**flow/design.v**
```verilog
module register (r, rst, data, clk);
	output reg r;
	input rst,clk;
	input data;
    always @(posedge clk or negedge rst)
    begin
      if (rst==0)
	       begin
 	        r<=0;
         end
      else
        begin
          r<=data;
        end
    end
endmodule
module register3b (r, rst, data, clk);
	output reg [2:0] r;
	input rst,clk;
	input [2:0] data;
    always @(posedge clk or negedge rst)
    begin
      if (rst==0)
	       begin
 	        r[2:0]<= 3'b0;
         end
      else
        begin
          r[2:0]<=data[2:0];
        end
    end
endmodule
module register4b (r, rst, data, clk);
	output reg [3:0] r;
	input rst,clk;
	input [3:0] data;
   always @(posedge clk or negedge rst)
    begin
      if (rst==0)
	       begin
 	        r[3:0]<= 4'b0;
         end
      else
        begin
          r[3:0]<=data[3:0];
        end
    end
endmodule
module register32b (r, rst, data, clk);
	output reg [31:0] r;
	input rst,clk;
	input [31:0] data;
    always @(posedge clk or negedge rst)
    begin
      if (rst==0)
	       begin
 	        r[31:0]<= 32'b0;
         end
      else
        begin
          r[31:0]<=data[31:0];
        end
    end
endmodule
module ALU (alu_out, zero, funct, data1, data2);
	output zero;
	output reg [31:0] alu_out;
	input [31:0] data1,data2;
	input [2:0] funct;
assign zero=~(|alu_out);
always @(funct,data1,data2)
begin
  case (funct)
    3'b001: alu_out=data1+data2;
    3'B010: alu_out=data1-data2;
    3'b011: alu_out=data1&data2;
    3'b100:  alu_out=data1|data2;
    3'b101: alu_out=~data1;
    3'b110: alu_out=data1^data2;
    default:alu_out=32'b0;
  endcase
end
endmodule
module signextend (entrada,salida,tipo);
  input [27:0] entrada;
  input [1:0] tipo;
  output reg [31:0] salida;
  always @(entrada,tipo)   
  begin                    
    case (tipo)
      2'b00:   
			salida=entrada[16]?{15'b111111111111111,entrada[16:0]}:{15'b0,entrada[16:0]};
      2'b01:   
			salida=entrada[19]?{12'b111111111111,entrada[19:0]}:{12'b0,entrada[19:0]};
      2'b10:   
			salida=entrada[23]?{8'b11111111,entrada[23:0]}:{8'b0,entrada[23:0]};
      2'b11:   
			salida=entrada[27]?{4'b1111,entrada[27:0]}:{4'b0,entrada[27:0]};
    endcase
  end
endmodule
module decoder (mbs,negar,functout,RegWrite,MemtoReg,MemWrite,Branch,tipo,ALUsrc,opcode,functin);
input [2:0] functin;
input [3:0] opcode;
output reg RegWrite,MemtoReg,MemWrite,Branch,ALUsrc,mbs,negar;
output reg [2:0] functout;
output reg [1:0] tipo;
always @(opcode,functin)
begin
  case (opcode)
    4'b0000: begin
            RegWrite<=0;MemtoReg<=0;MemWrite<=0;Branch<=1;functout<=3'b010;tipo<=2'b00;ALUsrc<=0;mbs<=1;negar<=1;
          end
    4'b0001: begin
            RegWrite<=0;MemtoReg<=0;MemWrite<=0;Branch<=1;functout<=3'b010;tipo<=2'b00;ALUsrc<=0;mbs<=1;negar<=1;  
          end
    4'b0010: begin
            RegWrite<=0;MemtoReg<=0;MemWrite<=0;Branch<=1;functout<=3'b010;tipo<=2'b00;ALUsrc<=0;mbs<=1;negar<=0;  
          end
    4'b0011: begin
            RegWrite<=0;MemtoReg<=0;MemWrite<=0;Branch<=1;functout<=3'b010;tipo<=2'b00;ALUsrc<=0;mbs<=1;negar<=0;  
          end
    4'b0100: begin
            RegWrite<=0;MemtoReg<=0;MemWrite<=0;Branch<=1;functout<=3'b010;tipo<=2'b00;ALUsrc<=0;mbs<=0;negar<=1;
          end
    4'b0101: begin
            RegWrite<=0;MemtoReg<=0;MemWrite<=0;Branch<=1;functout<=3'b010;tipo<=2'b00;ALUsrc<=0;mbs<=0;negar<=1;
          end
    4'b0110: begin
            RegWrite<=0;MemtoReg<=0;MemWrite<=0;Branch<=1;functout<=3'b010;tipo<=2'b00;ALUsrc<=0;mbs<=0;negar<=0;
          end
    4'b0111: begin
            RegWrite<=0;MemtoReg<=0;MemWrite<=0;Branch<=1;functout<=3'b010;tipo<=2'b00;ALUsrc<=0;mbs<=0;negar<=0;
          end
    4'b1000: begin
            RegWrite<=1;MemtoReg<=0;MemWrite<=0;Branch<=0;functout<=functin;tipo<=2'b00;ALUsrc<=0;mbs<=0;negar<=0;
          end 
    4'b1001: begin
            RegWrite<=1;MemtoReg<=0;MemWrite<=0;Branch<=0;functout<=functin;tipo<=2'b00;ALUsrc<=1;mbs<=0;negar<=0;
          end
    4'b1010: begin
            RegWrite<=1;MemtoReg<=1;MemWrite<=0;Branch<=0;functout<=3'b001;tipo<=2'b00;ALUsrc<=1;mbs<=0;negar<=0;
          end
    4'b1011: begin
            RegWrite<=0;MemtoReg<=0;MemWrite<=1;Branch<=0;functout<=3'b001;tipo<=2'b00;ALUsrc<=1;mbs<=0;negar<=0;
          end
    4'b1100: begin
            RegWrite<=0;MemtoReg<=0;MemWrite<=0;Branch<=0;functout<=3'b000;tipo<=2'b00;ALUsrc<=1;mbs<=0;negar<=0;
          end
    4'b1101: begin
            RegWrite<=0;MemtoReg<=0;MemWrite<=0;Branch<=0;functout<=3'b000;tipo<=2'b00;ALUsrc<=1;mbs<=0;negar<=0;
          end
    4'b1110: begin
            RegWrite<=0;MemtoReg<=0;MemWrite<=0;Branch<=1;functout<=3'b001;tipo<=2'b01;ALUsrc<=1;mbs<=0;negar<=0;  
          end
    4'b1111: begin
            RegWrite<=0;MemtoReg<=0;MemWrite<=0;Branch<=1;functout<=3'b001;tipo<=2'b10;ALUsrc<=0;mbs<=0;negar<=0;  
          end
  endcase    
end
endmodule
module bancoreg (addrr, addrw, write, datain, dataout,rst,clk);    
	input [3:0] addrr,addrw;
	input write,rst,clk;
	input [31:0] datain;
	output reg [31:0] dataout;
	reg [511:0] memo;
	 always @(posedge clk or negedge rst)
	   begin
	     if (rst==0)
	       memo <= 512'b0;
	     else if (write==1)
	       memo[addrw*32 +: 32] <= datain[31:0];
	   end
	 always @(posedge clk)
	   begin
	     if (rst==1)
	       dataout[31:0] <= (write==1 && addrw==addrr) ? datain[31:0] : memo[addrr*32 +: 32];
	   end
endmodule
module IF (PCout,PCin);  
  input [31:0] PCin;
  output reg [31:0] PCout; 
  always @(PCin)
  begin
    PCout=PCin+1;
  end
endmodule
module ID (mbs,negar,jump,dato1,dato2,destinoWrOut,inm_ext,RegWriteout,MemtoReg,MemWrite,Branch,ALUsrc,funct,PCout,Instruccion,PCin,RegWritein,dataWr,destinoWrIn,rst,clk);
  input RegWritein,rst,clk;
  input [3:0] destinoWrIn;
  input [31:0] Instruccion,PCin,dataWr;
  output [31:0] dato1,dato2,inm_ext,PCout;
  output [3:0] destinoWrOut;
  output RegWriteout,MemtoReg,MemWrite,Branch,ALUsrc,mbs,negar;
  output jump;  
  output [2:0] funct;
  wire [1:0] tipo;
  decoder decodificador (
  .mbs(mbs),
  .negar(negar),
  .functout(funct),
  .RegWrite(RegWriteout),
  .MemtoReg(MemtoReg),
  .MemWrite(MemWrite),
  .Branch(Branch),
  .tipo(tipo),
  .ALUsrc(ALUsrc),
  .opcode(Instruccion[31:28]),
  .functin(Instruccion[19:17]));
  bancoreg rs (
  .addrr((Instruccion[31:28]==4'b1110)?Instruccion[27:24]:Instruccion[23:20]), 
  .addrw(destinoWrIn), 
  .write(RegWritein), 
  .datain(dataWr), 
  .dataout(dato1),
  .rst(rst),
  .clk(clk));
  bancoreg rt (
  .addrr(((Instruccion[31:28]==4'b1011)||(~Instruccion[31]))?Instruccion[27:24]:Instruccion[16:13]),
  .addrw(destinoWrIn), 
  .write(RegWritein), 
  .datain(dataWr), 
  .dataout(dato2),
  .rst(rst),
  .clk(clk));
  signextend extensor (
  .entrada(Instruccion[27:0]),
  .salida(inm_ext),
  .tipo(tipo));
  assign jump=Instruccion[31];  
  assign destinoWrOut=Instruccion[27:24];
  assign PCout=PCin;
endmodule
module EX (PCout,dataWrMem,destinoWrOut,zeroOut,alu_out,RegWriteOut,MemtoRegOut,MemWriteOut,BranchOut,RegWriteIn,MemtoRegIn,MemWriteIn,BranchIn,funct,ALUsrc,dato1,dato2,destinoWrIn,inm_ext,jump,negar,mbs,PCin);
input [31:0] dato1,dato2,inm_ext,PCin;
input [3:0] destinoWrIn;
output [3:0] destinoWrOut; 
input negar,mbs,jump,RegWriteIn,MemtoRegIn,MemWriteIn,BranchIn,ALUsrc;
input [2:0] funct;
output RegWriteOut,MemtoRegOut,MemWriteOut,BranchOut;
output zeroOut;
output [31:0] alu_out,dataWrMem,PCout;
wire zero;
ALU alu (
.alu_out(alu_out), 
.zero(zero), 
.funct(funct), 
.data1(MemWriteIn?dato2:dato1), 
.data2(ALUsrc?inm_ext:dato2));
assign PCout=jump?(ALUsrc?(dato1+inm_ext):inm_ext):(PCin+inm_ext);  
assign dataWrMem=dato1;  
assign RegWriteOut=RegWriteIn;
assign MemtoRegOut=MemtoRegIn;
assign MemWriteOut=MemWriteIn;
assign BranchOut=BranchIn;
assign destinoWrOut=destinoWrIn;
assign zeroOut=mbs?(zero?~zero:(negar?~mbs:mbs)):(negar?~zero:zero);
endmodule
module MEM (PCout,alu_outWB,PCsrc,RegWriteOut,MemtoRegOut,destinoWrOut,zero,alu_outMEM,destinoWrIn,RegWriteIn,MemtoRegIn,BranchIn,PCin,jump);
  input jump,zero,RegWriteIn,MemtoRegIn,BranchIn;
  input [31:0] alu_outMEM,PCin;
  input [3:0] destinoWrIn;
  output RegWriteOut,MemtoRegOut,PCsrc;
  output [3:0] destinoWrOut;
  output [31:0] PCout,alu_outWB;
  assign alu_outWB=alu_outMEM;
  assign PCout=jump?alu_outMEM:PCin;
  assign PCsrc=jump?BranchIn:(BranchIn&zero);
  assign RegWriteOut=RegWriteIn;
  assign MemtoRegOut=MemtoRegIn;
  assign destinoWrOut=destinoWrIn;
endmodule
module WB (RegWriteOut,destinoWrOut,res,data_mem,alu_out,destinoWrIn,RegWriteIn,MemtoRegIn);
  input [31:0] alu_out,data_mem;
  input RegWriteIn,MemtoRegIn;
  input [3:0] destinoWrIn;
  output RegWriteOut;
  output [31:0] res;
  output [3:0] destinoWrOut;
  assign RegWriteOut=RegWriteIn;
  assign destinoWrOut=destinoWrIn;
  assign res=MemtoRegIn?data_mem:alu_out;
endmodule
module RISC (destinoWrWB,escribir,PCsrc,result,PCoutMEM,NReset,clk,alu_outMEM,WriteDataInMEM,datoMemOut,InstruccionIn,PCinIF,MemWriteInMEM);
  input [31:0] datoMemOut,InstruccionIn;
  input NReset,clk;
  output escribir,PCsrc,MemWriteInMEM;
  output [3:0] destinoWrWB;
  output [31:0] result,PCoutMEM,alu_outMEM,PCinIF,WriteDataInMEM;
  wire [31:0] InstruccionIn,PCoutIF,PCinIF;
  wire [31:0] InstruccionOut,inm_extID,PCinID,PCoutID;
  wire [3:0] destinoWrOutID;
  wire mbsID,negarID,jumpID,RegWriteoutID,MemtoRegID,MemWriteID,BranchID,ALUsrcID;
  wire [2:0] functID;
  wire [31:0] dato1EX,dato2EX,inm_extEX,PCinEX,PCoutEX,dataWrMemEX,alu_outEX;
  wire [3:0] destinoWrInEX,destinoWrOutEX;
  wire [2:0] functEX;
  wire RegWriteOutEX,RegWriteInEX,MemtoRegOutEX,MemtoRegInEX,MemWriteOutEX,MemWriteInEX,BranchOutEX,BranchInEX,ALUsrcEX,zeroEX,jumpEX,negarEX,mbsEX;
  wire BranchInMEM,jumpMEM,zeroMEM,MemWriteInMEM,MemWriteOutMEM,RegWriteInMEM,RegWriteOutMEM,MemtoRegInMEM,MemtoRegOutMEM;
  wire [3:0] destinoWrInMEM,destinoWrOutMEM;
  wire [31:0] datoMemOut,PCinMEM,WriteDataInMEM,alu_outWB1;
  wire [31:0] data_mem,alu_outWB2;
  wire [3:0] destinoWrInWB;
  wire RegWriteInWB,MemtoRegInWB;
  IF IF (
  .PCout(PCoutIF),
  .PCin(PCinIF));
  ID ID (
  .mbs(mbsID),
  .negar(negarID),
  .jump(jumpID),
  .dato1(dato1EX),
  .dato2(dato2EX),
  .destinoWrOut(destinoWrOutID),
  .inm_ext(inm_extID),
  .RegWriteout(RegWriteoutID),
  .MemtoReg(MemtoRegID),
  .MemWrite(MemWriteID),
  .Branch(BranchID),
  .ALUsrc(ALUsrcID),
  .funct(functID),
  .PCout(PCoutID),
  .Instruccion(InstruccionOut),
  .PCin(PCinID),
  .RegWritein(escribir),
  .dataWr(result),
  .destinoWrIn(destinoWrWB),
  .rst(NReset),
  .clk(clk));
  EX EX (
  .PCout(PCoutEX),
  .dataWrMem(dataWrMemEX),
  .destinoWrOut(destinoWrOutEX),
  .zeroOut(zeroEX),
  .alu_out(alu_outEX),
  .RegWriteOut(RegWriteOutEX),
  .MemtoRegOut(MemtoRegOutEX),
  .MemWriteOut(MemWriteOutEX),
  .BranchOut(BranchOutEX),
  .RegWriteIn(RegWriteInEX),
  .MemtoRegIn(MemtoRegInEX),
  .MemWriteIn(MemWriteInEX),
  .BranchIn(BranchInEX),
  .funct(functEX),
  .ALUsrc(ALUsrcEX),
  .dato1(dato1EX),
  .dato2(dato2EX),
  .destinoWrIn(destinoWrInEX),
  .inm_ext(inm_extEX),
  .jump(jumpEX),
  .negar(negarEX),
  .mbs(mbsEX),
  .PCin(PCinEX));
  MEM MEM(
  .PCout(PCoutMEM),
  .alu_outWB(alu_outWB1),
  .PCsrc(PCsrc),
  .RegWriteOut(RegWriteOutMEM),
  .MemtoRegOut(MemtoRegOutMEM),
  .destinoWrOut(destinoWrOutMEM),
  .zero(zeroMEM),
  .alu_outMEM(alu_outMEM),
  .destinoWrIn(destinoWrInMEM),
  .RegWriteIn(RegWriteInMEM),
  .MemtoRegIn(MemtoRegInMEM),
  .BranchIn(BranchInMEM),
  .PCin(PCinMEM),
  .jump(jumpMEM));
  WB WB(
  .RegWriteOut(escribir),
  .destinoWrOut(destinoWrWB),
  .res(result),
  .data_mem(data_mem),
  .alu_out(alu_outWB2),
  .destinoWrIn(destinoWrInWB),
  .RegWriteIn(RegWriteInWB),
  .MemtoRegIn(MemtoRegInWB));
  register32b regPC_IFtoIF(
  .r(PCinIF), 
  .rst(NReset),
  .data(PCsrc?PCoutMEM:PCoutIF), 
  .clk(clk));
  register32b regPC_IFtoID(
  .r(PCinID), 
  .rst(NReset),
  .data(PCoutIF), 
  .clk(clk));
  register32b regInstr_IFtoID(
  .r(InstruccionOut), 
  .rst(NReset),
  .data(InstruccionIn), 
  .clk(clk));
  register4b regdestinoWr_IDtoEX(
  .r(destinoWrInEX), 
  .rst(NReset),
  .data(destinoWrOutID), 
  .clk(clk));
  register32b regInmediato_IDtoEX(
  .r(inm_extEX), 
  .rst(NReset),
  .data(inm_extID), 
  .clk(clk));
  register32b regPC_IDtoEX(
  .r(PCinEX), 
  .rst(NReset),
  .data(PCoutID), 
  .clk(clk));
  register regmbs_IDtoEX(
  .r(mbsEX), 
  .rst(NReset),
  .data(mbsID), 
  .clk(clk));
  register regnegar_IDtoEX(
  .r(negarEX), 
  .rst(NReset),
  .data(negarID), 
  .clk(clk));
  register regjump_IDtoEX(
  .r(jumpEX), 
  .rst(NReset),
  .data(jumpID), 
  .clk(clk));
  register regRegWrite_IDtoEX(
  .r(RegWriteInEX), 
  .rst(NReset),
  .data(RegWriteoutID), 
  .clk(clk));
  register regMemtoReg_IDtoEX(
  .r(MemtoRegInEX), 
  .rst(NReset),
  .data(MemtoRegID), 
  .clk(clk));
  register regMemWrite_IDtoEX(
  .r(MemWriteInEX), 
  .rst(NReset),
  .data(MemWriteID), 
  .clk(clk));
  register regBranch_IDtoEX(
  .r(BranchInEX), 
  .rst(NReset),
  .data(BranchID), 
  .clk(clk));
  register regALUsrc_IDtoEX(
  .r(ALUsrcEX), 
  .rst(NReset),
  .data(ALUsrcID), 
  .clk(clk));
  register3b regfunct_IDtoEX(
  .r(functEX), 
  .rst(NReset),
  .data(functID), 
  .clk(clk));
  register32b regPC_EXtoMEM(
  .r(PCinMEM), 
  .rst(NReset),
  .data(PCoutEX), 
  .clk(clk));
  register32b regdataWrMem_EXtoMEM(
  .r(WriteDataInMEM), 
  .rst(NReset),
  .data(dataWrMemEX), 
  .clk(clk));
  register4b regdestinoWr_EXtoMEM(
  .r(destinoWrInMEM), 
  .rst(NReset),
  .data(destinoWrOutEX), 
  .clk(clk));
  register regJump_EXtoMEM(
  .r(jumpMEM), 
  .rst(NReset),
  .data(jumpEX), 
  .clk(clk));
  register regzero_EXtoMEM(
  .r(zeroMEM), 
  .rst(NReset),
  .data(zeroEX), 
  .clk(clk));
  register regRegWrite_EXtoMEM(
  .r(RegWriteInMEM), 
  .rst(NReset),
  .data(RegWriteOutEX), 
  .clk(clk));
  register regMemtoReg_EXtoMEM(
  .r(MemtoRegInMEM), 
  .rst(NReset),
  .data(MemtoRegOutEX), 
  .clk(clk));
  register regMemWrite_EXtoMEM(
  .r(MemWriteInMEM), 
  .rst(NReset),
  .data(MemWriteOutEX), 
  .clk(clk));
  register regBranch_EXtoMEM(
  .r(BranchInMEM), 
  .rst(NReset),
  .data(BranchOutEX), 
  .clk(clk));
  register32b regalu_out_EXtoMEM(
  .r(alu_outMEM), 
  .rst(NReset),
  .data(alu_outEX), 
  .clk(clk));
  register32b regALU_out_MEMtoWB(
  .r(alu_outWB2), 
  .rst(NReset),
  .data(alu_outWB1), 
  .clk(clk));
  register32b regData_mem_out_MEMtoWB(
  .r(data_mem), 
  .rst(NReset),
  .data(datoMemOut), 
  .clk(clk));
  register regRegWrite_MEMtoWB(
  .r(RegWriteInWB), 
  .rst(NReset),
  .data(RegWriteOutMEM), 
  .clk(clk));
  register regMemtoReg_MEMtoWB(
  .r(MemtoRegInWB), 
  .rst(NReset),
  .data(MemtoRegOutMEM), 
  .clk(clk));
  register4b regdestinoWr_MEMtoWB(
  .r(destinoWrInWB), 
  .rst(NReset),
  .data(destinoWrOutMEM), 
  .clk(clk));
endmodule
```
**flow/run.sh**
```bash
#!/bin/bash
# the make line also repeats each setting of config.mk as NAME=value (left out here)
make -C /OpenROAD-flow-scripts/flow DESIGN_CONFIG=/design/flow/config.mk WORK_HOME=/design/flow/orfs CLKGATE_MAP_FILE= finish
```
**flow/config.mk**
```make
export PLATFORM = sky130hd
export DESIGN_NAME = RISC
export DESIGN_NICKNAME = RISC
export VERILOG_FILES = /design/flow/design.v
export SDC_FILE = /design/flow/constraint.sdc
export NUM_CORES = 4
export LEC_CHECK = 0
export CAP_MARGIN = 30
export CELL_PAD_IN_SITES_DETAIL_PLACEMENT = 0
export CORE_MARGIN = 2
export CORE_UTILIZATION = 46
export CTS_CLUSTER_DIAMETER = 365
export GPL_ROUTABILITY_DRIVEN = 0
export MAX_ROUTING_LAYER = met5
export MIN_ROUTING_LAYER = met1
export SETUP_SLACK_MARGIN = 1.19
export SLEW_MARGIN = 0
```
**flow/constraint.sdc**
```tcl
create_clock -name core_clock -period 7.82 [get_ports {clk}]
set_input_delay 1.5640 -clock core_clock [delete_from_list [all_inputs] [get_ports {clk}]]
set_output_delay 1.5640 -clock core_clock [all_outputs]
set_load 0.01 [all_outputs]
```
==> flow_summary_export.csv, run 1 <==
group,metric,value,unit
floorplanning,fp.dieH,383,um
power,p_clk_frac,0.284,
sta,fin_hold_ws,343,ps
job,maxCapViolCount,0,
setup_path,cp-end-kind,"flip-flop",
power,pg_comb,7.26,mW
route,drt-wirelength-per-cell,24.5,um
sta,setup_viol_count_final,0,
setup_path,critical_path.top_delay_family,"simple AND/OR/NAND/NOR gates",
setup_path,rrSetupSlack,1540,ps
sta,hold_viol_final,0,
yosys,async_reset_ff_frac,0.955,
yosys,yosysTopAreaCell,"dfrtp_1",
power,switching_share,0.334,
sta,fin_skew,26.6,ps
power,seq_power,11.0,mW
yosys,ys_seq_elements,1435,
setup_path,cp_max_fo,18,
route,vias,48480,
floorplanning,dieArea,147000,um2
yosys,yosys_cells,6279,
yosys,ys_top_cells_by_area,"dfrtp_1, a21oi_1, mux4_2, nor2_1, ha_1",
cts,root_buffer,"clkbuf_16",
yosys,yosys_warnings,9,
yosys,synth_area_per_cell,10.5,um2
yosys,edf_count,64,
placed_design,io_buffers,232,
power,pwr-share-seq,0.431,
cells_and_area,fill_cells,12446,
setup_path,slowest_delay,620,ps
grt,grt_max_degree,161,
power,clk-power,7.24,mW
yosys,syn_inst,6279,
min_path,hp-start,"regPC_IFtoID.r[14]",
job,warnings,98,
sta,period_used_share,0.803,
power,power.switching,8.52,mW
yosys,netlist_area,66000,um2
setup_path,path_cells,"mux2i_1, inv_2, nor2_1, nand3_1, nor3_1, and4_1, a31oi_1, xnor2_1, ha_1, and4_1, and3_1, a222oi_1, nor3_1, a311oi_1, nand2_1, nor4_1, nand4b_1, or4b_1, nor3_2, mux2i_1, nor3_2",
cts,clkSlewWorstSetupHoldPaths,60,ps
floorplanning,die_w,383,um
yosys,synthMuxAreaShare,0.110,
setup_path,worstSetupPathDepth,21,
sta,final.min_clock_period,6280,ps
cts,insertion_delay,810,ps
setup_path,crit_path_start_kind,"flip-flop",
cells_and_area,syn_to_final_growth,14.8,%
setup_path,setup.worst_path.end,"regzero_EXtoMEM.r",
floorplanning,fp-row-count,139,
grt,antenna_found_initial,18,
min_path,min_path_cells,0,
min_path,hold_end,"regPC_IDtoEX.r[14]",
cts,clock_path_buffers,3,
cts,cts_tree,"built",
sta,rsz0062_at_grt,"no",
yosys,ys.flop_type,"dfrtp_1",
yosys,top_logic_kind,"AND-OR/OR-AND gates",
floorplanning,io_pins,233,
yosys,yosys-stat-area,66000,um2
yosys,synth_cell_types,81,
power,p_leak,33.2,nW
route,drc,0,
setup_path,arrival,6960,ps
power,irDropWorstVdd,0.000234,V
cts,holdBufCountCts,0,
setup_path,crit_type,"flip-flop to flip-flop",
yosys,syn-num-nets,6509,
yosys,synth_seq_share,0.549,
floorplanning,core,143000,um2
route,viasPerCell,5.82,
grt,grt_pass1_vias,47732,
grt,grt_usage,0.281,
placed_design,dp_hpwl,129,mm
power,top_power_group,"sequential cells",
setup_path,critPathRequiredTime,8500,ps
sta,max_freq,0.159,GHz
sta,worst_slack,1540,ps
setup_path,critical_path_buf_inv_count,1,
yosys,ys_sh_simple,0.118,
cells_and_area,fin_nets,6529,
setup_path,r2r-end,"regzero_EXtoMEM.r",
route,dr.first_iter.drc_count,4207,
route,drt-total-wl,204,mm
sta,worstMarginPinSlew,1150,ps
floorplanning,initCoreUtil,0.461,
min_path,worstHoldPathType,"flip-flop to flip-flop",
sta,maxSlewViolCount,0,
setup_path,crit_path_start,"regALUsrc_IDtoEX.r",
grt,grt_first_pass_wirelength,309,mm
setup_path,critPathSlowestCell,"dfrtp_4",
cts,cts_buffers,156,
run_status,outcome,"timing/DRC/antenna clean",
yosys,synth.most_common_cell,"dfrtp_1",
yosys,compound_area_frac,0.135,
route,drtAntennaViolNets,0,
power,comb_power_share,0.285,
route,dr.pass1.iters,5,
yosys,xor_share,0.0182,
sta,tns,0,ps
setup_path,r2r-start,"regALUsrc_IDtoEX.r",
cts,cts.htree.levels,4,
sta,slew_headroom,0.215,
power,power.internal,17.0,mW
setup_path,r2r_cells,21,
power,power-per-cell-area,336,nW/um2
yosys,common_cells,"dfrtp_1, nor2_1, a21oi_1",
cts,cts.sinks,1435,
placed_design,place_ws,1540,ps
grt,overflow,0,
yosys,fa_ha_area_frac,0.0314,
yosys,top_area_frac,0.519,
## metal layers
metal  part of all wire  vias to the layer above  global-route usage
met5           0.000088                        -                   0
met3              0.078                      362              0.0512
met1               0.43                    24325               0.399
met2               0.46                     1849               0.439
li1                   -                    21940                   -
met4              0.033                        4              0.0911
## layout make-up
class,instances,area [um2],area share
well taps,1903,2380,0.0314
inverters,155,582,0.00767
clock inverters,54,477,0.00629
flip-flops and latches,1435,36200,0.478
repair buffers,359,3680,0.0485
multi-input cells,4192,28000,0.369
diodes,5,12.5,0.000165
clock buffers,228,4500,0.0593
## per-stage QoR
step                      area [um2]  total power, mW  instances  utilization
after floorplan                66000             15.3       6279            -
after global placement         70600             18.0       8031        0.493
after detailed placement       70800             18.2       8042        0.494
after CTS                      75700             25.5       8324        0.529
after global routing           75800             26.9       8327        0.530
final                          75800             25.5       8331        0.530
## repair_timing
| action | 4_1_cts | 5_1_grt |
|---|---|---|
| setup endpoints to repair | 0 | 1 |
| setup buffers | 0 | 0 |
| endpoints found under the hold margin | 0 | 0 |
| gates resized | 0 | 3 |
==> inputs of run 2 (changes only) <==
Settings changed: ABC_AREA set to 1, CAP_MARGIN 30 to 10, CELL_PAD_IN_SITES_DETAIL_PLACEMENT 0 to 2, CELL_PAD_IN_SITES_GLOBAL_PLACEMENT set to 2, CORE_ASPECT_RATIO set to 1.11, CORE_MARGIN 2 to 3, CORE_UTILIZATION 46 to 40, CTS_CLUSTER_DIAMETER 365 to 47, HOLD_SLACK_MARGIN set to 0.06, MAX_ROUTING_LAYER met5 to unset, MIN_ROUTING_LAYER met1 to unset, SETUP_SLACK_MARGIN 1.19 to 0.25, SLEW_MARGIN 0 to 40, TNS_END_PERCENT set to 20.
Clock period 7.82 ns to 8.0 ns, I/O delays scaled along.
==> run 2 against run 1 <==
- highest routed layer unchanged
- clock skew grew 6.4 ps
- total power shrank 2.8%
- sequential power shrank about 10%
- clock-buffer cell count grew 13
- critical path type unchanged
- worst setup slack gained 630 ps
==> flow_summary_export.csv, run 2 <==
group,metric,value,unit
cts,postCtsSetupBuffers,0,
placed_design,place_ws,2290,ps
power,seq_power,9.68,mW
yosys,ys_sh_simple,0.152,
sta,worst_slack,2170,ps
yosys,synth_area_per_cell,8.10,um2
yosys,fa_ha_area_frac,0.0290,
min_path,worstHoldPathType,"flip-flop to flip-flop",
route,dr.pass1.iters,6,
yosys,edf_count,64,
floorplanning,initCoreUtil,0.403,
sta,final.min_clock_period,5830,ps
setup_path,slowest_delay,610,ps
yosys,top_logic_kind,"AND-OR/OR-AND gates",
cts,root_buffer,"clkbuf_16",
setup_path,setup.worst_path.end,"regzero_EXtoMEM.r",
yosys,ys_seq_elements,1435,
placed_design,io_buffers,232,
setup_path,crit_path_start,"regALUsrc_IDtoEX.r",
cells_and_area,fin_nets,9111,
yosys,synthMuxAreaShare,0.00990,
power,comb_power_share,0.247,
power,p_clk_frac,0.361,
yosys,synth_seq_share,0.506,
grt,antenna_found_initial,31,
yosys,ys_top_cells_by_area,"dfrtp_1, o21ai_0, nand2_1, inv_1, a21oi_1",
setup_path,arrival,6580,ps
sta,worstMarginPinSlew,959,ps
power,switching_share,0.353,
setup_path,critPathRequiredTime,8750,ps
min_path,hp-start,"regPC_IFtoID.r[5]",
power,top_power_group,"sequential cells",
power,power.internal,16.0,mW
yosys,yosys-stat-area,71600,um2
cells_and_area,comb_area,28500,um2
cts,cts.sinks,1435,
cells_and_area,syn_to_final_growth,15.7,%
setup_path,rrSetupSlack,2170,ps
cells_and_area,final_util,0.466,
power,pg_comb,6.13,mW
floorplanning,io_pins,233,
power,power.switching,8.74,mW
yosys,common_cells,"o21ai_0, nand2_1, dfrtp_1",
grt,grt_max_degree,153,
cts,clkSlewWorstSetupHoldPaths,60,ps
yosys,xor_share,0.0104,
route,drt-total-wl,337,mm
cts,insertion_delay,860,ps
yosys,compound_area_frac,0.196,
placed_design,place_inst,11081,
floorplanning,fp-row-count,163,
sta,maxSlewViolCount,0,
setup_path,crit_path_start_kind,"flip-flop",
grt,grt_usage,0.361,
cells_and_area,fill_cells,19714,
yosys,async_reset_ff_frac,0.955,
power,pwr-share-seq,0.391,
yosys,top_area_frac,0.479,
yosys,synth.most_common_cell,"o21ai_0",
cts,clock_path_buffers,3,
sta,fin_skew,32.9,ps
setup_path,cp_max_fo,34,
min_path,hold_end,"regPC_IDtoEX.r[5]",
yosys,syn_inst,8844,
cts,cts_tree,"built",
route,drc,0,
run_status,outcome,"timing/DRC/antenna clean",
power,irDropWorstVdd,0.000260,V
setup_path,critPathSlowestCell,"inv_2",
sta,hold_viol_final,0,
grt,grt_pass1_vias,73829,
cts,ctsResizeCount,0,
setup_path,r2r-start,"regALUsrc_IDtoEX.r",
cts,cts.htree.levels,4,
setup_path,critPathMostFrequentCell,"nand2_1",
grt,overflow,0,
floorplanning,dieArea,184000,um2
min_path,min_path_cells,0,
floorplanning,die_w,408,um
grt,grt_first_pass_wirelength,499,mm
yosys,ys.flop_type,"dfrtp_1",
setup_path,worstSetupPathDepth,30,
setup_path,critical_path.top_delay_family,"simple AND/OR/NAND/NOR gates",
route,drt-wirelength-per-cell,29.5,um
sta,fin_hold_ws,346,ps
cells_and_area,regArea,36200,um2
sta,max_freq,0.171,GHz
yosys,syn-num-nets,9074,
sta,rsz0062_at_grt,"no",
cts,holdBufCountCts,0,
placed_design,dp_hpwl,217,mm
route,viasPerCell,5.84,
sta,tns,0,ps
route,drtAntennaViolNets,0,
yosys,yosys_cells,8844,
power,power-per-cell-area,299,nW/um2
power,p_leak,38.2,nW
setup_path,r2r_cells,30,
floorplanning,fp.dieH,452,um
job,warnings,106,
setup_path,r2r-end,"regzero_EXtoMEM.r",
yosys,synth_cell_types,61,
setup_path,cp-end-kind,"flip-flop",
yosys,yosysTopAreaCell,"dfrtp_1",
route,vias,66758,
sta,setup_viol_count_final,0,
yosys,yosys_warnings,9,
floorplanning,core,178000,um2
yosys,netlist_area,71600,um2
sta,period_used_share,0.729,
route,dr.first_iter.drc_count,4792,
cells_and_area,stdcell_count,11436,
job,maxCapViolCount,0,
power,clk-power,8.95,mW
cts,cts_buffers,186,
setup_path,crit_type,"flip-flop to flip-flop",
sta,slew_headroom,0.361,
setup_path,critical_path_buf_inv_count,3,
==> run 2: cell type report <==
type / count / area share
inverter: 1307 / 0.0598
clock buffer: 241 / 0.0633
antenna: 10 / 0.000302
tap: 2392 / 0.0361
multi-input combinational: 5597 / 0.344
timing repair buffer: 354 / 0.0440
clock inverter: 100 / 0.0152
sequential: 1435 / 0.437
==> run 2: routing by layer <==
| metal | GRT usage | routed length (um) | vias up |
|---|---|---|---|
| li1 | - | - | 28966 |
| met2 | 0.620 | 166000 | 1888 |
| met5 | 0 | 13 | - |
| met1 | 0.454 | 139000 | 35257 |
| met3 | 0.0486 | 16900 | 645 |
| met4 | 0.162 | 16000 | 2 |
==> run 2: metrics by stage <==
| step | power [mW] | area [um2] |
|---|---|---|
| detailed placement | 15.7 | 76200 |
| CTS | 24.8 | 82800 |
| floorplan | 12.7 | 71600 |
| global placement | 15.4 | 76100 |
| finish | 24.8 | 82900 |
| global route | 25.9 | 82900 |
==> inputs of run 3 (changes only) <==
Settings changed: CAP_MARGIN 10 to 20, CELL_PAD_IN_SITES_DETAIL_PLACEMENT 2 to unset, CELL_PAD_IN_SITES_GLOBAL_PLACEMENT 2 to unset, CORE_ASPECT_RATIO 1.11 to unset, CORE_MARGIN 3 to 2, CORE_UTILIZATION 40 to 72, CTS_CLUSTER_DIAMETER 47 to unset, CTS_CLUSTER_SIZE set to 47, GPL_ROUTABILITY_DRIVEN 0 to unset, HOLD_SLACK_MARGIN 0.06 to unset, PLACE_DENSITY set to 0.65, SETUP_SLACK_MARGIN 0.25 to 0.45, SLEW_MARGIN 40 to 20, TNS_END_PERCENT 20 to unset.
Clock period 8.0 ns to 3.79 ns, I/O delays scaled along.
==> run 3 against run 2 <==
- the run now fails in global routing (5_1_grt)
- die size decreased by 45%
- synthesized area unchanged
- synthesized cell count unchanged
==> flow_summary_export.csv, run 3 <==
group,metric,value,unit
run_status,outcome,"did not finish",
run_status,lastStage,"global routing (5_1_grt)",
floorplanning,dieArea,102000,um2
cts,cts.htree.levels,4,
floorplanning,fp.dieH,319,um
cts,cts_buffers,146,
yosys,yosys-stat-area,71600,um2
yosys,synth_area_per_cell,8.10,um2
placed_design,io_buffers,232,
yosys,compound_area_frac,0.196,
yosys,top_area_frac,0.479,
yosys,netlist_area,71600,um2
floorplanning,io_pins,233,
floorplanning,die_w,319,um
placed_design,place_area,77600,um2
floorplanning,fp-row-count,115,
yosys,synth_seq_share,0.506,
placed_design,place_ws,-509,ps
floorplanning,core,98600,um2
yosys,yosys_warnings,9,
cts,root_buffer,"clkbuf_16",
yosys,edf_count,64,
yosys,synth_cell_types,61,
yosys,ys.flop_type,"dfrtp_1",
floorplanning,initCoreUtil,0.727,
cts,clock_path_buffers,3,
yosys,async_reset_ff_frac,0.955,
yosys,yosysTopAreaCell,"dfrtp_1",
yosys,fa_ha_area_frac,0.0290,
yosys,xor_share,0.0104,
yosys,synth.most_common_cell,"o21ai_0",
yosys,syn-num-nets,9074,
placed_design,gp_congestion,1.01,
yosys,common_cells,"o21ai_0, nand2_1, dfrtp_1",
yosys,yosys_cells,8844,
yosys,ys_top_cells_by_area,"dfrtp_1, o21ai_0, nand2_1, inv_1, a21oi_1",
placed_design,place_inst,10271,
yosys,syn_inst,8844,
yosys,ys_sh_simple,0.152,
yosys,top_logic_kind,"AND-OR/OR-AND gates",
cts,cts.sinks,1435,
yosys,ys_seq_elements,1435,
placed_design,dp_hpwl,178,mm
yosys,synthMuxAreaShare,0.00990,
[run 3: repair_timing]
action | CTS
setup endpoints to repair | 360
endpoints found under the hold margin | 69
hold buffers | 1
cloned | 3
pin swaps | 71
buffers inserted | 39
resized | 205
[run 3: stage by stage]
stage / hold WS (ps) / total power [mW] / TNS (ps)
floorplan: 331 / 26.9 / -6.60
detailed placement: 336 / 33.0 / -2060
CTS: 349 / 48.9 / -290
global placement: 332 / 32.4 / -1340
==> inputs of run 4 (changes only) <==
Settings changed: CTS_CLUSTER_DIAMETER set to 385, CTS_CLUSTER_SIZE 47 to 11, PLACE_DENSITY 0.65 to 0.36, SETUP_SLACK_MARGIN 0.45 to unset.
Clock period 3.79 ns to 4.53 ns, I/O delays scaled along.
==> run 4 against run 3 <==
- now fails the layout checks on negative setup slack
- die size unchanged
- synthesized area unchanged
- synthesized cell count unchanged
==> flow_summary_export.csv, run 4 <==
group,metric,value,unit
sta,rsz0062_at_grt,"yes",
cts,clock_path_buffers,3,
setup_path,r2r_cells,12,
floorplanning,core,98600,um2
floorplanning,fp-row-count,115,
route,viasPerCell,7.01,
setup_path,cp-end-kind,"flip-flop",
power,power-per-cell-area,491,nW/um2
sta,hold_viol_final,0,
cts,root_buffer,"clkbuf_16",
grt,overflow,0,
power,comb_power_share,0.282,
floorplanning,initCoreUtil,0.727,
route,drc,0,
yosys,async_reset_ff_frac,0.955,
cells_and_area,fill_cells,5720,
grt,grt_usage,0.558,
sta,worstMarginPinSlew,1140,ps
setup_path,critical_path.top_delay_family,"simple AND/OR/NAND/NOR gates",
cts,cts_buffers,148,
sta,fin_skew,45.1,ps
power,clk-power,11.2,mW
sta,max_freq,0.220,GHz
placed_design,gp_congestion,1.06,
setup_path,critPathRequiredTime,5200,ps
setup_path,critPathMostFrequentCell,"nand2_1",
yosys,ys_seq_elements,1435,
yosys,yosys_warnings,9,
yosys,synth.most_common_cell,"o21ai_0",
yosys,ys.flop_type,"dfrtp_1",
placed_design,dp_hpwl,172,mm
cts,holdBufCountCts,0,
yosys,synth_seq_share,0.506,
cts,clkSlewWorstSetupHoldPaths,70,ps
yosys,ys_top_cells_by_area,"dfrtp_1, o21ai_0, nand2_1, inv_1, a21oi_1",
yosys,yosys_cells,8844,
floorplanning,dieArea,102000,um2
yosys,synthMuxAreaShare,0.00990,
yosys,fa_ha_area_frac,0.0290,
cells_and_area,regArea,36200,um2
yosys,yosys-stat-area,71600,um2
cells_and_area,final_util,0.816,
power,pg_comb,11.1,mW
route,drt-total-wl,285,mm
yosys,xor_share,0.0104,
yosys,ys_sh_simple,0.152,
setup_path,crit_type,"flip-flop to flip-flop",
floorplanning,die_w,319,um
cts,cts.htree.levels,4,
grt,grt_first_pass_wirelength,427,mm
yosys,syn_inst,8844,
route,dr.pass1.iters,13,
setup_path,rrSetupSlack,-10,ps
setup_path,path_cells,"buf_4, inv_2, ha_4, nand2_1, nor2_1, inv_1, nand3_1, nor4_1, nand2_2, buf_12, o21ai_0, nand2_1",
sta,maxSlewViolCount,0,
cts,cts_tree,"built",
sta,final.min_clock_period,4540,ps
yosys,yosysTopAreaCell,"dfrtp_1",
cts,insertion_delay,810,ps
floorplanning,io_pins,233,
yosys,compound_area_frac,0.196,
grt,antenna_found_initial,23,
cells_and_area,fin_nets,9200,
power,top_power_group,"sequential cells",
setup_path,arrival,5210,ps
setup_path,worstSetupPathDepth,12,
power,p_leak,37.7,nW
route,drtAntennaViolNets,0,
yosys,common_cells,"o21ai_0, nand2_1, dfrtp_1",
route,dr.first_iter.drc_count,12812,
cells_and_area,comb_area,28700,um2
cts,cts.sinks,1435,
grt,grt_max_degree,137,
yosys,netlist_area,71600,um2
setup_path,cp_max_fo,49,
yosys,edf_count,64,
power,switching_share,0.365,
power,power.switching,14.4,mW
power,pwr-share-seq,0.433,
route,vias,72296,
setup_path,crit_path_start,"regdestinoWr_MEMtoWB.r[0]",
min_path,worstHoldPathType,"primary input to async pin",
run_status,violations,"negative setup slack",
power,seq_power,17.1,mW
job,warnings,87,
setup_path,slowest_delay,870,ps
job,maxCapViolCount,0,
floorplanning,fp.dieH,319,um
sta,slew_headroom,0.241,
sta,setup_viol_count_final,1,
yosys,synth_area_per_cell,8.10,um2
placed_design,place_ws,-3.92,ps
power,p_total,39.5,mW
yosys,syn-num-nets,9074,
yosys,top_area_frac,0.479,
power,p_clk_frac,0.285,
run_status,outcome,"complete, but fails checks",
setup_path,critical_path_buf_inv_count,4,
setup_path,r2r-end,"ID.rs.memo[386]",
cells_and_area,syn_to_final_growth,12.3,%
setup_path,crit_path_start_kind,"flip-flop",
sta,worst_slack,-10.2,ps
yosys,top_logic_kind,"AND-OR/OR-AND gates",
grt,grt_pass1_vias,72804,
power,power.internal,25.0,mW
setup_path,r2r-start,"regdestinoWr_MEMtoWB.r[0]",
placed_design,io_buffers,232,
route,drt-wirelength-per-cell,27.7,um
setup_path,setup.worst_path.end,"ID.rs.memo[386]",
sta,period_used_share,1.00,
setup_path,critPathSlowestCell,"buf_4",
yosys,synth_cell_types,61,
power,irDropWorstVdd,0.000432,V
[run 4: area by class of cell]
class | instances | share of cell area
multi-input combinational | 5597 | 0.356
timing repair buffer | 481 | 0.0604
clock buffer | 171 | 0.0479
clock inverter | 12 | 0.00278
inverter | 1307 | 0.0614
antenna | 17 | 0.000529
sequential | 1435 | 0.451
tap | 1287 | 0.0200
[run 4: repair_timing]
action,4_1_cts,5_1_grt
setup buffers,0,2
pin swaps,0,5
setup endpoints to repair,1,4
resized,2,47
[run 4: per-stage QoR]
step	TNS, ps	cells	hold slack (ps)	cell area, um2
finish	-10.2	10307	76.2	80400
global route	-106	10291	158	80400
global placement	-1.43	10105	334	76100
detailed placement	-3.92	10105	335	76100
floorplan	0	8844	331	71600
CTS	0	10288	142	80200
[run 4: per-layer routing]
metal | global-route usage | part of all wire | vias to the layer above | wire (um)
li1 | - | - | 29079 | -
met1 | 0.641 | 0.31 | 33090 | 88200
met2 | 0.795 | 0.41 | 7283 | 117000
met3 | 0.260 | 0.17 | 2816 | 48000
met4 | 0.465 | 0.11 | 28 | 32100
met5 | 0.00898 | 0.0012 | - | 355
==> inputs of run 5 (changes only) <==
Settings changed: ABC_AREA 1 to unset, CAP_MARGIN 20 to 10, CTS_CLUSTER_DIAMETER 385 to unset, CTS_CLUSTER_SIZE 11 to 47, PLACE_DENSITY 0.36 to 0.65, SETUP_SLACK_MARGIN set to 1.34.
Clock period 4.53 ns to 4.67 ns, I/O delays scaled along.
==> run 5 against run 4 <==
- the layout fails its checks (max-capacitance violations, max-slew violations, negative setup slack)
- maximum frequency shrank 12%
- final area is 1.1% higher
- synthesized cell count shrank 29%
- clock-buffer cell count is 45 higher
- sequential power is 9% higher
- synthesized area shrank 7.8%
- first-iteration DRC count shrank 16%
- total power grew 19%
- clock skew decreased by 2.0 ps
- largest cell class unchanged
- largest power group unchanged
==> flow_summary_export.csv, run 5 <==
group,metric,value,unit
run_status,outcome,"complete, but fails checks",
run_status,violations,"max-capacitance violations, max-slew violations, negative setup slack",
sta,hold_viol_final,0,
power,top_power_group,"sequential cells",
cts,clkSlewWorstSetupHoldPaths,60,ps
power,switching_share,0.365,
yosys,async_reset_ff_frac,0.955,
power,pg_comb,16.2,mW
sta,worstMarginPinSlew,1620,ps
yosys,ys_top_cells_by_area,"dfrtp_1, a21oi_1, mux4_2, nor2_1, ha_1",
floorplanning,initCoreUtil,0.724,
sta,fin_hold_ws,152,ps
sta,slew_headroom,-0.0886,
setup_path,worstSetupPathDepth,23,
yosys,syn-num-nets,6509,
placed_design,place_inst,7600,
yosys,ys_sh_simple,0.118,
placed_design,dp_hpwl,135,mm
route,dr.pass1.iters,11,
route,dr.first_iter.drc_count,10825,
cts,clock_path_buffers,3,
setup_path,critPathRequiredTime,5330,ps
floorplanning,die_w,307,um
sta,max_freq,0.193,GHz
route,drc,0,
yosys,synth.most_common_cell,"dfrtp_1",
yosys,synth_area_per_cell,10.5,um2
yosys,yosys_cells,6279,
yosys,synth_seq_share,0.549,
power,p_clk_frac,0.258,
power,power-per-cell-area,577,nW/um2
setup_path,critPathSlowestCell,"dfrtp_4",
cells_and_area,fin_nets,6994,
grt,overflow,0,
floorplanning,dieArea,94200,um2
cts,root_buffer,"clkbuf_16",
floorplanning,io_pins,233,
sta,rsz0062_at_grt,"yes",
yosys,syn_inst,6279,
grt,grt_usage,0.517,
sta,worst_slack,-514,ps
sta,period_used_share,1.11,
route,drtAntennaViolNets,0,
cts,insertion_delay,800,ps
yosys,compound_area_frac,0.135,
yosys,ys.flop_type,"dfrtp_1",
power,comb_power_share,0.344,
power,power.internal,29.8,mW
yosys,synthMuxAreaShare,0.110,
route,viasPerCell,7.42,
power,clk-power,12.1,mW
min_path,worstHoldPathType,"primary input to async pin",
cts,cts_tree,"built",
yosys,common_cells,"dfrtp_1, nor2_1, a21oi_1",
placed_design,place_ws,-731,ps
cts,cts_buffers,143,
setup_path,r2r-start,"regALUsrc_IDtoEX.r",
floorplanning,core,91200,um2
grt,grt_first_pass_wirelength,359,mm
setup_path,r2r-end,"regzero_EXtoMEM.r",
yosys,ys_seq_elements,1435,
job,warnings,77,
cts,cts.htree.levels,4,
placed_design,io_buffers,232,
route,drt-wirelength-per-cell,32.2,um
power,p_leak,36.2,nW
setup_path,crit_type,"flip-flop to flip-flop",
yosys,netlist_area,66000,um2
cells_and_area,syn_to_final_growth,23.1,%
power,pwr-share-seq,0.398,
power,seq_power,18.7,mW
grt,grt_pass1_vias,59002,
yosys,yosys-stat-area,66000,um2
setup_path,path_cells,"buf_12, mux2i_4, inv_2, nor2_4, nand3_2, nor3_2, buf_4, and4_4, a31oi_4, xnor2_2, ha_1, and4_1, and3_1, a222oi_1, buf_4, nand3b_1, a311oi_1, o21ai_2, nor2_1, or4b_4, nor3_4, mux2i_1, nor3_2",
cells_and_area,final_util,0.891,
setup_path,crit_path_start,"regALUsrc_IDtoEX.r",
yosys,edf_count,64,
sta,maxSlewViolCount,2,
route,drt-total-wl,260,mm
sta,setup_viol_count_final,4,
setup_path,rrSetupSlack,-510,ps
setup_path,cp_max_fo,6,
power,p_total,46.9,mW
yosys,top_logic_kind,"AND-OR/OR-AND gates",
setup_path,arrival,5850,ps
yosys,top_area_frac,0.519,
setup_path,setup.worst_path.end,"regzero_EXtoMEM.r",
yosys,yosysTopAreaCell,"dfrtp_1",
placed_design,gp_congestion,0.978,
yosys,synth_cell_types,81,
setup_path,slowest_delay,560,ps
setup_path,critical_path_buf_inv_count,4,
yosys,fa_ha_area_frac,0.0314,
setup_path,r2r_cells,23,
cts,holdBufCountCts,0,
power,irDropWorstVdd,0.000514,V
setup_path,cp-end-kind,"flip-flop",
grt,antenna_found_initial,24,
cts,cts.sinks,1435,
floorplanning,fp-row-count,111,
sta,final.min_clock_period,5180,ps
power,power.switching,17.1,mW
sta,fin_skew,43.1,ps
job,maxCapViolCount,1,
cells_and_area,stdcell_count,8072,
yosys,yosys_warnings,9,
yosys,xor_share,0.0182,
setup_path,critical_path.top_delay_family,"simple AND/OR/NAND/NOR gates",
floorplanning,fp.dieH,307,um
grt,grt_max_degree,154,
route,vias,59880,
setup_path,crit_path_start_kind,"flip-flop",
-- run 5: timing repair --
action | 4_1_cts | 5_1_grt
gates cloned | 19 | 11
endpoints found under the setup margin | 224 | 357
pin swaps | 48 | 76
setup buffers | 101 | 74
resized | 308 | 204
-- run 5: final cells by class --
class	instances	area [um2]
tap	1186	1480
timing repair inverter	1	5.00
clock buffer	216	4260
sequential	1435	36200
timing repair buffer	833	8670
clock inverter	38	531
fill	3721	9940
inverter	155	638
antenna	13	32.5
multi-input combinational	4195	29400
-- run 5: through the flow --
stage,setup TNS [ps],area (um2)
floorplan,-87.9,66300
global placement,-517,72300
detailed placement,-867,72300
CTS,-473,79500
global route,-1620,81300
finish,-924,81300
-- run 5: routing by layer --
metal	GRT usage	wire (um)	part of all wire
met1	0.621	78800	0.30
met2	0.765	111000	0.43
met3	0.205	42400	0.16
met4	0.371	27100	0.10
met5	0	347	0.0013
==> inputs of run 6 (changes only) <==
Settings changed: ABC_AREA set to 0, CAP_MARGIN 10 to 20, CELL_PAD_IN_SITES_DETAIL_PLACEMENT set to 2, CORE_UTILIZATION 72 to 51, CTS_CLUSTER_SIZE 47 to 19, GPL_ROUTABILITY_DRIVEN set to 1, GPL_TIMING_DRIVEN set to 0, MAX_ROUTING_LAYER set to met4, MIN_ROUTING_LAYER set to met2, PLACE_DENSITY 0.65 to unset, SETUP_SLACK_MARGIN 1.34 to unset.
Clock period 4.67 ns to 5.16 ns, I/O delays scaled along.
==> run 6 against run 5 <==
- the flow now stops in clock tree synthesis (4_1_cts)
- synthesized cell count unchanged
- die size increased by 41%
- synthesized area stayed put
==> flow_summary_export.csv, run 6 <==
group,metric,value,unit
run_status,outcome,"did not finish",
run_status,lastStage,"clock tree synthesis (4_1_cts)",
run_status,stop_error,"[ERROR DPL-0033] detailed placement checks failed during check placement.",
yosys,synth.most_common_cell,"dfrtp_1",
floorplanning,fp-row-count,132,
floorplanning,io_pins,233,
floorplanning,initCoreUtil,0.512,
yosys,synth_cell_types,81,
yosys,syn_inst,6279,
yosys,top_area_frac,0.519,
yosys,compound_area_frac,0.135,
yosys,yosys_cells,6279,
yosys,async_reset_ff_frac,0.955,
yosys,ys_sh_simple,0.118,
yosys,synthMuxAreaShare,0.110,
floorplanning,dieArea,132000,um2
yosys,yosysTopAreaCell,"dfrtp_1",
yosys,netlist_area,66000,um2
placed_design,io_buffers,232,
yosys,ys_top_cells_by_area,"dfrtp_1, a21oi_1, mux4_2, nor2_1, ha_1",
floorplanning,core,129000,um2
yosys,yosys-stat-area,66000,um2
floorplanning,fp.dieH,364,um
yosys,top_logic_kind,"AND-OR/OR-AND gates",
floorplanning,die_w,364,um
yosys,common_cells,"dfrtp_1, nor2_1, a21oi_1",
placed_design,place_ws,-2090,ps
yosys,syn-num-nets,6509,
placed_design,dp_hpwl,260,mm
yosys,synth_area_per_cell,10.5,um2
yosys,fa_ha_area_frac,0.0314,
placed_design,gp_congestion,1.08,
yosys,ys.flop_type,"dfrtp_1",
yosys,xor_share,0.0182,
yosys,yosys_warnings,9,
yosys,synth_seq_share,0.549,
yosys,edf_count,64,
yosys,ys_seq_elements,1435,
run 6: metrics by stage:
stage / cell area [um2] / utilization / TNS [ps] / cells
floorplan: 66100 / - / 0 / 6279
global placement: 70600 / 0.547 / - / 8253
detailed placement: 71700 / 0.556 / -51470 / 8294
==> inputs of run 7 (changes only) <==
Settings changed: ABC_AREA 0 to unset, CAP_MARGIN 20 to 30, CELL_PAD_IN_SITES_DETAIL_PLACEMENT 2 to 0, CORE_MARGIN 2 to 6, CORE_UTILIZATION 51 to 46, CTS_CLUSTER_DIAMETER set to 365, CTS_CLUSTER_SIZE 19 to unset, GPL_TIMING_DRIVEN 0 to unset, MAX_ROUTING_LAYER met4 to met5, MIN_ROUTING_LAYER met2 to met1, SETUP_SLACK_MARGIN set to 2.25, SLEW_MARGIN 20 to 0.
Clock period 5.16 ns to 7.82 ns, I/O delays scaled along.
==> run 7 against run 6 <==
- the run now finishes clean
- synthesized cell count stayed put
- synthesized area stayed put
- die size is 15% higher
==> flow_summary_export.csv, run 7 <==
group,metric,value,unit
power,power-per-cell-area,337,nW/um2
cts,clkSlewWorstSetupHoldPaths,60,ps
cells_and_area,fin_nets,6555,
sta,max_freq,0.184,GHz
yosys,edf_count,64,
yosys,yosys_warnings,9,
sta,final.min_clock_period,5430,ps
floorplanning,fp.dieH,391,um
sta,maxSlewViolCount,0,
power,p_leak,33.5,nW
sta,slew_headroom,0.310,
power,pwr-share-seq,0.424,
floorplanning,fp-row-count,138,
setup_path,crit_path_start_kind,"flip-flop",
yosys,yosys-stat-area,66000,um2
yosys,common_cells,"dfrtp_1, nor2_1, a21oi_1",
sta,fin_skew,43.1,ps
power,switching_share,0.333,
yosys,xor_share,0.0182,
cells_and_area,fin_area,76700,um2
min_path,min_path_cells,0,
min_path,hold_end,"regPC_IDtoEX.r[6]",
yosys,synth_cell_types,81,
cts,holdBufCountCts,0,
yosys,compound_area_frac,0.135,
route,viasPerCell,5.79,
power,power.internal,17.2,mW
cts,cts_buffers,156,
grt,grt_pass1_vias,48051,
setup_path,cp_max_fo,9,
floorplanning,io_pins,233,
setup_path,crit_type,"flip-flop to flip-flop",
power,power.switching,8.62,mW
grt,overflow,0,
setup_path,crit_path_start,"regALUsrc_IDtoEX.r",
yosys,async_reset_ff_frac,0.955,
yosys,ys_seq_elements,1435,
yosys,ys_top_cells_by_area,"dfrtp_1, a21oi_1, mux4_2, nor2_1, ha_1",
yosys,synth.most_common_cell,"dfrtp_1",
grt,antenna_found_initial,12,
setup_path,rrSetupSlack,2390,ps
placed_design,dp_hpwl,130,mm
power,irDropWorstVdd,0.000198,V
setup_path,critPathSlowestCell,"or4b_4",
floorplanning,initCoreUtil,0.465,
yosys,syn_inst,6279,
cells_and_area,syn_to_final_growth,16.2,%
yosys,yosys_cells,6279,
power,top_power_group,"sequential cells",
cts,cts.sinks,1435,
cells_and_area,fill_cells,12331,
power,pg_comb,7.42,mW
route,drtAntennaViolNets,0,
route,dr.first_iter.drc_count,4361,
grt,grt_first_pass_wirelength,312,mm
floorplanning,core,142000,um2
cells_and_area,comb_area,28400,um2
yosys,fa_ha_area_frac,0.0314,
yosys,yosysTopAreaCell,"dfrtp_1",
sta,worst_slack,2390,ps
min_path,worstHoldPathType,"flip-flop to flip-flop",
placed_design,place_area,70700,um2
job,maxCapViolCount,0,
cts,insertion_delay,810,ps
min_path,hp-start,"regPC_IFtoID.r[6]",
power,seq_power,11.0,mW
setup_path,critical_path.top_delay_family,"simple AND/OR/NAND/NOR gates",
grt,grt_max_degree,186,
placed_design,gp_congestion,0.921,
power,clk-power,7.47,mW
placed_design,place_ws,1410,ps
yosys,syn-num-nets,6509,
yosys,ys.flop_type,"dfrtp_1",
yosys,synth_area_per_cell,10.5,um2
setup_path,critPathRequiredTime,8500,ps
route,drc,0,
setup_path,r2r-start,"regALUsrc_IDtoEX.r",
route,drt-wirelength-per-cell,24.8,um
setup_path,critical_path_buf_inv_count,3,
power,comb_power_share,0.287,
cts,root_buffer,"clkbuf_16",
sta,tns,0,ps
cts,clock_path_buffers,3,
cts,cts.htree.levels,4,
setup_path,arrival,6100,ps
sta,worstMarginPinSlew,1040,ps
yosys,netlist_area,66000,um2
run_status,outcome,"timing/DRC/antenna clean",
floorplanning,dieArea,153000,um2
yosys,top_logic_kind,"AND-OR/OR-AND gates",
yosys,top_area_frac,0.519,
power,p_clk_frac,0.289,
setup_path,r2r-end,"regzero_EXtoMEM.r",
job,warnings,103,
cts,cts_tree,"built",
setup_path,r2r_cells,22,
route,dr.pass1.iters,5,
grt,grt_usage,0.268,
route,drt-total-wl,207,mm
placed_design,io_buffers,232,
cells_and_area,regArea,36200,um2
setup_path,slowest_delay,550,ps
setup_path,path_cells,"buf_12, mux2i_4, inv_2, nor2_4, nand3_4, nor3_4, buf_4, a31oi_1, xnor2_1, ha_1, and2_1, and2_1, o311ai_2, a31oi_1, or3_1, a31o_1, nor4_1, nand4_1, or4b_4, nor3_4, mux2i_1, nor3_2",
floorplanning,die_w,391,um
setup_path,worstSetupPathDepth,22,
setup_path,cp-end-kind,"flip-flop",
sta,rsz0062_at_grt,"yes",
setup_path,setup.worst_path.end,"regzero_EXtoMEM.r",
yosys,ys_sh_simple,0.118,
route,vias,48267,
sta,period_used_share,0.694,
sta,setup_viol_count_final,0,
yosys,synthMuxAreaShare,0.110,
sta,hold_viol_final,0,
yosys,synth_seq_share,0.549,
## run 7: repair_timing
item,4_1_cts,5_1_grt
resized,54,64
pin swaps,5,37
endpoints found under the setup margin,3,1
gates cloned,0,1
setup buffers,6,21
## run 7: final cells by class
cell class                 count  area share
tap                         1890      0.0308
clock buffer                 228      0.0598
antenna                        2   0.0000652
timing repair buffer         385      0.0507
multi-input combinational   4192       0.370
inverter                     155     0.00758
clock inverter                50     0.00838
sequential                  1435       0.472
## run 7: per-layer routing
layer	vias to the layer above	share of wire	track usage
met5	-	0.00015	0
met1	24312	0.45	0.399
met3	298	0.074	0.0452
met4	4	0.027	0.0721
li1	21961	-	-
met2	1692	0.45	0.411
## run 7: metrics by stage
stage	hold slack [ps]	cells	power (mW)	util
2_1_floorplan	331	6279	15.3	-
3_3_place_gp	332	8019	18.1	0.497
3_5_place_dp	335	8028	18.3	0.498
4_1_cts	328	8312	25.9	0.537
5_1_grt	347	8335	27.2	0.541
6_report	336	8337	25.9	0.541
==> inputs of run 8 (changes only) <==
Settings changed: ABC_AREA set to 1, CAP_MARGIN 30 to 20, CELL_PAD_IN_SITES_DETAIL_PLACEMENT 0 to unset, CORE_MARGIN 6 to 2, CORE_UTILIZATION 46 to 72, CTS_CLUSTER_DIAMETER 365 to 246, GPL_ROUTABILITY_DRIVEN 1 to unset, MAX_ROUTING_LAYER met5 to unset, MIN_ROUTING_LAYER met1 to unset, SETUP_SLACK_MARGIN 2.25 to unset, SLEW_MARGIN 0 to 20.
Clock period 7.82 ns to 3.91 ns, I/O delays scaled along.
==> run 8 against run 7 <==
- the run now fails in global routing (5_1_grt)
- die size shrank 33%
- synthesized area grew 8.5%
- synthesized cell count grew 41%
==> flow_summary_export.csv, run 8 <==
group,metric,value,unit
floorplanning,core,98600,um2
cts,cts_buffers,145,
placed_design,place_ws,-494,ps
yosys,synth.most_common_cell,"o21ai_0",
floorplanning,fp-row-count,115,
floorplanning,die_w,319,um
yosys,xor_share,0.0104,
yosys,syn_inst,8844,
yosys,ys_top_cells_by_area,"dfrtp_1, o21ai_0, nand2_1, inv_1, a21oi_1",
yosys,yosysTopAreaCell,"dfrtp_1",
yosys,top_logic_kind,"AND-OR/OR-AND gates",
yosys,async_reset_ff_frac,0.955,
yosys,ys_seq_elements,1435,
placed_design,io_buffers,232,
cts,clock_path_buffers,3,
yosys,synth_cell_types,61,
yosys,edf_count,64,
run_status,outcome,"did not finish",
placed_design,place_area,77300,um2
yosys,synth_area_per_cell,8.10,um2
floorplanning,initCoreUtil,0.727,
yosys,fa_ha_area_frac,0.0290,
yosys,syn-num-nets,9074,
yosys,ys_sh_simple,0.152,
yosys,yosys_warnings,9,
floorplanning,dieArea,102000,um2
yosys,common_cells,"o21ai_0, nand2_1, dfrtp_1",
floorplanning,fp.dieH,319,um
placed_design,dp_hpwl,178,mm
cts,cts.sinks,1435,
yosys,yosys_cells,8844,
placed_design,gp_congestion,1.03,
yosys,ys.flop_type,"dfrtp_1",
yosys,netlist_area,71600,um2
floorplanning,io_pins,233,
placed_design,place_inst,10247,
cts,cts.htree.levels,4,
yosys,synth_seq_share,0.506,
yosys,yosys-stat-area,71600,um2
yosys,compound_area_frac,0.196,
run_status,lastStage,"global routing (5_1_grt)",
yosys,synthMuxAreaShare,0.00990,
cts,root_buffer,"clkbuf_16",
yosys,top_area_frac,0.479,
run 8: what timing repair did:
action                                  4_1_cts
resized                                      70
endpoints found under the hold margin        40
hold buffers                                  1
gates cloned                                  1
setup buffers                                14
endpoints found under the setup margin       11
pin swaps                                    32
run 8: metrics by stage:
| stage | utilization | power (mW) | TNS, ps | hold slack (ps) |
|---|---|---|---|---|
| detailed placement | 0.784 | 32.2 | -1370 | 335 |
| CTS | 0.837 | 47.7 | -235 | 345 |
| floorplan | - | 26.1 | 0 | 331 |
| global placement | 0.784 | 31.6 | -1040 | 332 |
==> inputs of run 9 (changes only) <==
Settings changed: CTS_CLUSTER_DIAMETER 246 to 236, CTS_CLUSTER_SIZE set to 15, HOLD_SLACK_MARGIN set to -0.09, MAX_ROUTING_LAYER set to met4, PLACE_DENSITY_LB_ADDON set to 0.19, TNS_END_PERCENT set to 5.
Clock period 3.91 ns to 6.76 ns, I/O delays scaled along.
==> run 9 against run 8 <==
- the run now finishes clean
- synthesized area unchanged
- die size stayed put
- synthesized cell count did not move
==> flow_summary_export.csv, run 9 <==
group,metric,value,unit
power,comb_power_share,0.290,
cts,clock_path_buffers,3,
cells_and_area,fin_area,77600,um2
cts,root_buffer,"clkbuf_16",
power,seq_power,11.4,mW
setup_path,r2r-end,"regzero_EXtoMEM.r",
grt,antenna_found_initial,18,
setup_path,critical_path_buf_inv_count,2,
yosys,fa_ha_area_frac,0.0290,
sta,rsz0062_at_grt,"no",
job,maxCapViolCount,0,
route,drtAntennaViolNets,0,
route,vias,68593,
run_status,outcome,"timing/DRC/antenna clean",
setup_path,rrSetupSlack,1340,ps
setup_path,critPathMostFrequentCell,"nand2_1",
yosys,synth_cell_types,61,
yosys,synthMuxAreaShare,0.00990,
cts,cts_buffers,105,
sta,fin_hold_ws,345,ps
power,irDropWorstVdd,0.000280,V
yosys,yosys-stat-area,71600,um2
floorplanning,fp.dieH,319,um
grt,grt_usage,0.535,
setup_path,r2r-start,"regALUsrc_IDtoEX.r",
setup_path,cp_max_fo,34,
yosys,ys_sh_simple,0.152,
job,warnings,112,
floorplanning,fp-row-count,115,
sta,maxSlewViolCount,0,
grt,grt_pass1_vias,68367,
cts,postCtsSetupBuffers,0,
yosys,xor_share,0.0104,
sta,slew_headroom,0.186,
setup_path,r2r_cells,28,
min_path,hp-start,"regPC_IFtoID.r[6]",
setup_path,critPathSlowestCell,"dfrtp_2",
cts,ctsResizeCount,0,
route,viasPerCell,6.79,
route,drt-total-wl,267,mm
placed_design,io_buffers,232,
route,drt-wirelength-per-cell,26.4,um
yosys,top_logic_kind,"AND-OR/OR-AND gates",
yosys,ys_seq_elements,1435,
power,power-per-cell-area,315,nW/um2
floorplanning,die_w,319,um
setup_path,crit_type,"flip-flop to flip-flop",
setup_path,worstSetupPathDepth,28,
cells_and_area,regArea,36200,um2
setup_path,crit_path_start,"regALUsrc_IDtoEX.r",
route,dr.first_iter.drc_count,12618,
yosys,synth_area_per_cell,8.10,um2
placed_design,gp_congestion,1.03,
min_path,hold_end,"regPC_IDtoEX.r[6]",
setup_path,critical_path.top_delay_family,"simple AND/OR/NAND/NOR gates",
setup_path,slowest_delay,650,ps
yosys,common_cells,"o21ai_0, nand2_1, dfrtp_1",
power,switching_share,0.370,
power,p_clk_frac,0.246,
setup_path,cp-end-kind,"flip-flop",
grt,overflow,0,
yosys,ys_top_cells_by_area,"dfrtp_1, o21ai_0, nand2_1, inv_1, a21oi_1",
cts,cts.sinks,1435,
cts,clkSlewWorstSetupHoldPaths,80,ps
route,drc,0,
floorplanning,io_pins,233,
yosys,ys.flop_type,"dfrtp_1",
yosys,compound_area_frac,0.196,
power,top_power_group,"sequential cells",
setup_path,critPathRequiredTime,7370,ps
setup_path,crit_path_start_kind,"flip-flop",
cts,holdBufCountCts,0,
placed_design,place_area,74600,um2
grt,grt_first_pass_wirelength,400,mm
route,dr.pass1.iters,10,
sta,setup_viol_count_final,0,
grt,grt_max_degree,179,
min_path,worstHoldPathType,"flip-flop to flip-flop",
sta,worstMarginPinSlew,1220,ps
power,clk-power,6.01,mW
yosys,netlist_area,71600,um2
power,power.internal,15.4,mW
sta,tns,0,ps
cts,cts.htree.levels,3,
floorplanning,core,98600,um2
yosys,syn_inst,8844,
sta,period_used_share,0.801,
yosys,synth_seq_share,0.506,
sta,final.min_clock_period,5420,ps
min_path,min_path_cells,0,
cells_and_area,fill_cells,6183,
yosys,yosysTopAreaCell,"dfrtp_1",
yosys,yosys_cells,8844,
setup_path,arrival,6030,ps
yosys,synth.most_common_cell,"o21ai_0",
sta,hold_viol_final,0,
yosys,yosys_warnings,9,
placed_design,dp_hpwl,164,mm
cts,cts_tree,"built",
power,pg_comb,7.09,mW
yosys,syn-num-nets,9074,
floorplanning,dieArea,102000,um2
power,power.switching,9.05,mW
yosys,async_reset_ff_frac,0.955,
cts,insertion_delay,770,ps
cells_and_area,comb_area,28500,um2
cells_and_area,syn_to_final_growth,8.27,%
sta,fin_skew,67.1,ps
setup_path,setup.worst_path.end,"regzero_EXtoMEM.r",
yosys,top_area_frac,0.479,
power,pwr-share-seq,0.465,
floorplanning,initCoreUtil,0.727,
power,p_leak,36.2,nW
cells_and_area,fin_nets,9001,
yosys,edf_count,64,
sta,max_freq,0.185,GHz
==> run 9: routing by layer <==
layer  wire length, um  GRT usage
met2            112000      0.751
met5                 0          -
met3             44500      0.214
met1             86400      0.631
met4             24100      0.372
==> run 9: per-stage QoR <==
step / util / std cells / total power [mW] / setup WS (ps)
2_1_floorplan: - / 8844 / 15.1 / 2830
6_report: 0.787 / 10107 / 24.5 / 1340
3_3_place_gp: 0.757 / 9951 / 17.7 / 1440
5_1_grt: 0.787 / 10105 / 25.3 / 856
4_1_cts: 0.786 / 10088 / 24.0 / 1400
3_5_place_dp: 0.757 / 9951 / 18.0 / 1480
==> run 9: area by class of cell <==
cell class | count | area share
clock inverter | 7 | 0.00202
multi-input combinational | 5597 | 0.368
sequential | 1435 | 0.467
timing repair buffer | 325 | 0.0426
antenna | 19 | 0.000613
inverter | 1307 | 0.0637
clock buffer | 130 | 0.0354
tap | 1287 | 0.0208
Power and IR drop assume default switching activity.
